==> run a <==
==> flow/design.v <==
module float_adder(
    input   clk,
    input   rst,
    input   [31:0]  x,
    input   [31:0]  y,
    output  reg [31:0]  z,
    output  reg [1:0]   overflow, 
    output  reg done
);
    reg [24:0]  m_x, m_y, m_z;
    reg [7:0]   exp_x, exp_y, exp_z;
    reg [2:0]   state_now;
    reg sign_z;
    reg [31:0]  x_q, y_q;
    reg [24:0] out_x,out_y,mid_y,mid_x;
    reg [7:0] move_tot;
    reg [2:0] bigger;
    parameter start = 3'b000, zerocheck = 3'b001, equalcheck = 3'b010, addm = 3'b011, normal = 3'b100, over = 3'b110;
    always @(posedge clk) begin
        if(!rst)begin
            state_now <= start;
            done <= 1'b0;
        end
        else begin
        done <= 1'b0;
        case(state_now)
            start:
                begin
                    x_q <= x;
                    y_q <= y;
                    bigger <= 2'b00;
                    exp_x <= x[30:23];
                    exp_y <= y[30:23];
                    m_x <= {1'b0, 1'b1, x[22:0]};
                    m_y <= {1'b0, 1'b1, y[22:0]};
                    out_x <= 25'b0;
                    out_y <= 25'b0;
                    move_tot <= 8'b0;
                    mid_y<={24'b0,1'b1};
                    mid_x<={24'b0,1'b1};
                    if((x[30:23] == 8'd255 && x[22:0] != 0) || (y[30:23] == 8'd255 && y[22:0] != 0)) 
                        begin
                            overflow <= 2'b11;
                            state_now <= over;
                            sign_z <= 1'b1;
                            exp_z <= 8'b11111111;
                            m_z <= 23'b11111111111111111111111;
                        end
                    else if((x[30:23] == 8'd255 && x[22:0] == 0) || (y[30:23] == 8'd255 && y[22:0] == 0)) 
                        begin
                            overflow <= 2'b11;
                            state_now <= over;
                            sign_z <= 1'b0;
                            exp_z <= 8'b11111111;
                            m_z <= 23'b0;
                        end
                    else
                        begin
                            overflow <= 2'b00;
                            state_now <= zerocheck;
                        end
                end
            zerocheck:
                begin
                    if(m_x[22:0] == 23'b0 && exp_x == 8'b0)
                        begin
                            sign_z <= y_q[31];
                            exp_z <= exp_y;
                            m_z <= m_y;
                            state_now <= over;
                        end
                    else if(m_y[22:0] == 23'b0 && exp_y == 8'b0)
                        begin
                            sign_z <= x_q[31];
                            exp_z <= exp_x;
                            m_z <= m_x;
                            state_now <= over;
                        end
                    else
                        begin
                            state_now <= equalcheck;
                        end
                    if(m_x[22:0] != 23'b0 && exp_x == 8'b0)
                        begin
                            m_x <= {1'b0, 1'b0, x_q[22:0]};
                        end
                    if(m_y[22:0] != 23'b0 && exp_y == 8'b0)
                        begin
                            m_y <= {1'b0, 1'b0, y_q[22:0]};
                        end
                end
            equalcheck:
                begin
                    if(exp_x == exp_y)
                        begin
                            if(bigger == 2'b0)
                                begin
                                    state_now <= addm; 
                                end
                            else if(bigger == 2'b10)
                                begin
                                    if(out_y > mid_y)
                                        begin
                                            m_y <= m_y + 1'b1;
                                        end 
                                    else if(out_y < mid_y)
                                        begin
                                            m_y <= m_y;
                                        end
                                    else if(out_y == m_y)
                                        begin
                                            if(m_y[0] == 1)
                                                begin
                                                    m_y <= m_y + 1'b1;
                                                end
                                            else
                                                begin
                                                    m_y <= m_y;
                                                end
                                        end
                                    state_now <= addm;
                                end
                            else if(bigger == 2'b01)
                                begin
                                    if(out_x > mid_x)
                                        begin
                                            m_x <= m_x + 1'b1;
                                        end 
                                    else if(out_x < mid_x)
                                        begin
                                            m_x <= m_x;
                                        end
                                    else if(out_x == m_x)
                                        begin
                                            if(m_x[0] == 1)
                                                begin
                                                    m_x <= m_x + 1'b1;
                                                end
                                            else
                                                begin
                                                    m_x <= m_x;
                                                end
                                        end
                                    state_now <= addm;
                                end
                        end
                    else
                        begin
                            if(exp_x > exp_y)
                                begin
                                    bigger <= 2'b01;
                                    exp_y <= exp_y + 1'b1;
                                    m_y[23:0] <= {1'b0, m_y[23:1]};
                                    out_y[move_tot] <= m_y[0];
                                    mid_y <= {mid_y[23:0], mid_y[24]};
                                    move_tot <= move_tot + 1'b1;
                                    if(m_y == 24'b0) 
                                        begin
                                            sign_z <= x_q[31];
                                            exp_z <= exp_x;
                                            m_z <= m_x;
                                            state_now <= over;
                                        end
                                    else
                                        begin
                                            state_now <= equalcheck;
                                        end
                                end 
                            else
                                begin
                                    bigger <= 2'b10;
                                    exp_x <= exp_x + 1'b1;
                                    m_x[23:0] <= {1'b0, m_x[23:1]};
                                    out_x[move_tot] <= m_x[0];
                                    mid_x <= {mid_x[23:0], mid_x[24]};
                                    move_tot <= move_tot + 1'b1;
                                    if(m_x == 24'b0) 
                                        begin
                                            sign_z <= y_q[31];
                                            exp_z <= exp_y;
                                            m_z <= m_y;
                                            state_now <= over;
                                        end
                                    else
                                        begin
                                            state_now <= equalcheck;
                                        end
                                end
                        end
                end
            addm:
                begin
                    if(x_q[31] ^ y_q[31] == 1'b0)
                        begin
                            exp_z <= exp_x;
                            sign_z <= x_q[31];
                            m_z <= m_x + m_y;
                            state_now <= normal;
                        end 
                    else
                        begin
                            if(m_x > m_y)
                                begin
                                    exp_z <= exp_x;
                                    sign_z <= x_q[31];
                                    m_z <= m_x - m_y;
                                    state_now <= normal;
                                end
                            else if(m_x < m_y)
                                begin
                                    exp_z <= exp_y;
                                    sign_z <= y_q[31];
                                    m_z <= m_y - m_x;
                                    state_now <= normal;
                                end
                            else
                                begin
                                    sign_z <= 1'b0;
                                    exp_z <= 8'b0;
                                    m_z <= 23'b0;
                                    state_now <= over;
                                end
                        end
                end
            normal:
                begin
                    if(m_z[24] == 1'b1)
                        begin
                            if(m_z[0] == 1)
                                begin
                                    m_z <= m_z + 1'b1;
                                    m_z[0] <= 0;
                                    state_now <= normal;
                                end
                            else
                                begin
                                     m_z <= {1'b0, m_z[24:1]};
                                    exp_z <= exp_z + 1'b1;
                                    state_now <= over;
                                end
                        end 
                    else
                        begin
                            if(m_z[23] == 1'b0 && exp_z >= 1)
                                begin
                                    m_z <= {m_z[23:0], 1'b0};
                                    exp_z <= exp_z - 1'b1;
                                    state_now <= normal;
                                end 
                            else
                                begin
                                    state_now <= over;
                                end
                        end
                end
            over:
                begin
                    z <= {sign_z, exp_z[7:0], m_z[22:0]};
                    done <= 1'b1;
                    if(overflow)
                        begin
                            overflow <= overflow;
                            state_now <= start;
                        end
                    else if(exp_z == 8'd255)
                        begin
                            overflow <= 2'b01;
                            state_now <= start;
                        end
                    else if(exp_z == 8'd0 && m_z[22:0] != 23'b0)
                        begin
                            overflow <= 2'b10;
                            state_now <= start;
                        end
                    else
                        begin
                            overflow <= 2'b0;
                            state_now <= start;
                        end
                end
            default:
                begin
                    state_now <= start;
                end
        endcase    
        end
    end
endmodule
==> flow/run.sh <==
#!/bin/bash
# the make line also repeats each setting of config.mk as NAME=value (left out here)
make -C /OpenROAD-flow-scripts/flow DESIGN_CONFIG=/design/flow/config.mk WORK_HOME=/design/flow/orfs CLKGATE_MAP_FILE= finish
==> flow/config.mk <==
export PLATFORM = sky130hd
export DESIGN_NAME = float_adder
export DESIGN_NICKNAME = float_adder
export VERILOG_FILES = /design/flow/design.v
export SDC_FILE = /design/flow/constraint.sdc
export NUM_CORES = 4
export LEC_CHECK = 0
export CAP_MARGIN = 20
export CORE_MARGIN = 2
export CORE_UTILIZATION = 57
export CTS_CLUSTER_SIZE = 86
export SETUP_SLACK_MARGIN = 0.74
export SLEW_MARGIN = 20
==> flow/constraint.sdc <==
create_clock -name core_clock -period 2.59 [get_ports {clk}]
set_input_delay 0.5180 -clock core_clock [delete_from_list [all_inputs] [get_ports {clk}]]
set_output_delay 0.5180 -clock core_clock [all_outputs]
set_load 0.01 [all_outputs]
==> run b: changes against run a <==
- CAP_MARGIN: 20 -> 35
- CORE_ASPECT_RATIO: unset -> 1.48
- CORE_UTILIZATION: 57 -> 54
- CTS_CLUSTER_DIAMETER: unset -> 248
- CTS_CLUSTER_SIZE: 86 -> unset
- GPL_TIMING_DRIVEN: unset -> 0
- MAX_ROUTING_LAYER: unset -> met4
- PLACE_DENSITY_LB_ADDON: unset -> 0.16
- SETUP_SLACK_MARGIN: 0.74 -> 0.42
- TNS_END_PERCENT: unset -> 15
==> flow/constraint.sdc (replaced) <==
create_clock -name core_clock -period 5.0 [get_ports {clk}]
set_input_delay 1.0000 -clock core_clock [delete_from_list [all_inputs] [get_ports {clk}]]
set_output_delay 1.0000 -clock core_clock [all_outputs]
set_load 0.01 [all_outputs]
==> run c: changes against run a <==
- CORE_ASPECT_RATIO: unset -> 0.91
- CORE_UTILIZATION: 57 -> 72
- CTS_CLUSTER_DIAMETER: unset -> 348
- CTS_CLUSTER_SIZE: 86 -> 21
- PLACE_DENSITY_LB_ADDON: unset -> 0.29
- SETUP_SLACK_MARGIN: 0.74 -> unset
==> flow/constraint.sdc (replaced) <==
create_clock -name core_clock -period 3.47 [get_ports {clk}]
set_input_delay 0.6940 -clock core_clock [delete_from_list [all_inputs] [get_ports {clk}]]
set_output_delay 0.6940 -clock core_clock [all_outputs]
set_load 0.01 [all_outputs]
==> notes <==
- Run a never finished: it broke off in global routing (GRT-0232). Run b produced a clean layout. Run c completed and failed the layout checks on setup timing.
- In synthesized cell count, run b and run a do not differ.
- Against run c, the clock skew of run b is lower by 0.0020 ns.
- Of run b and run c, run b has the higher critical path depth (gap 1).
- Of run c and run b, run b has the higher sequential share of layout area (gap 1.7 points).
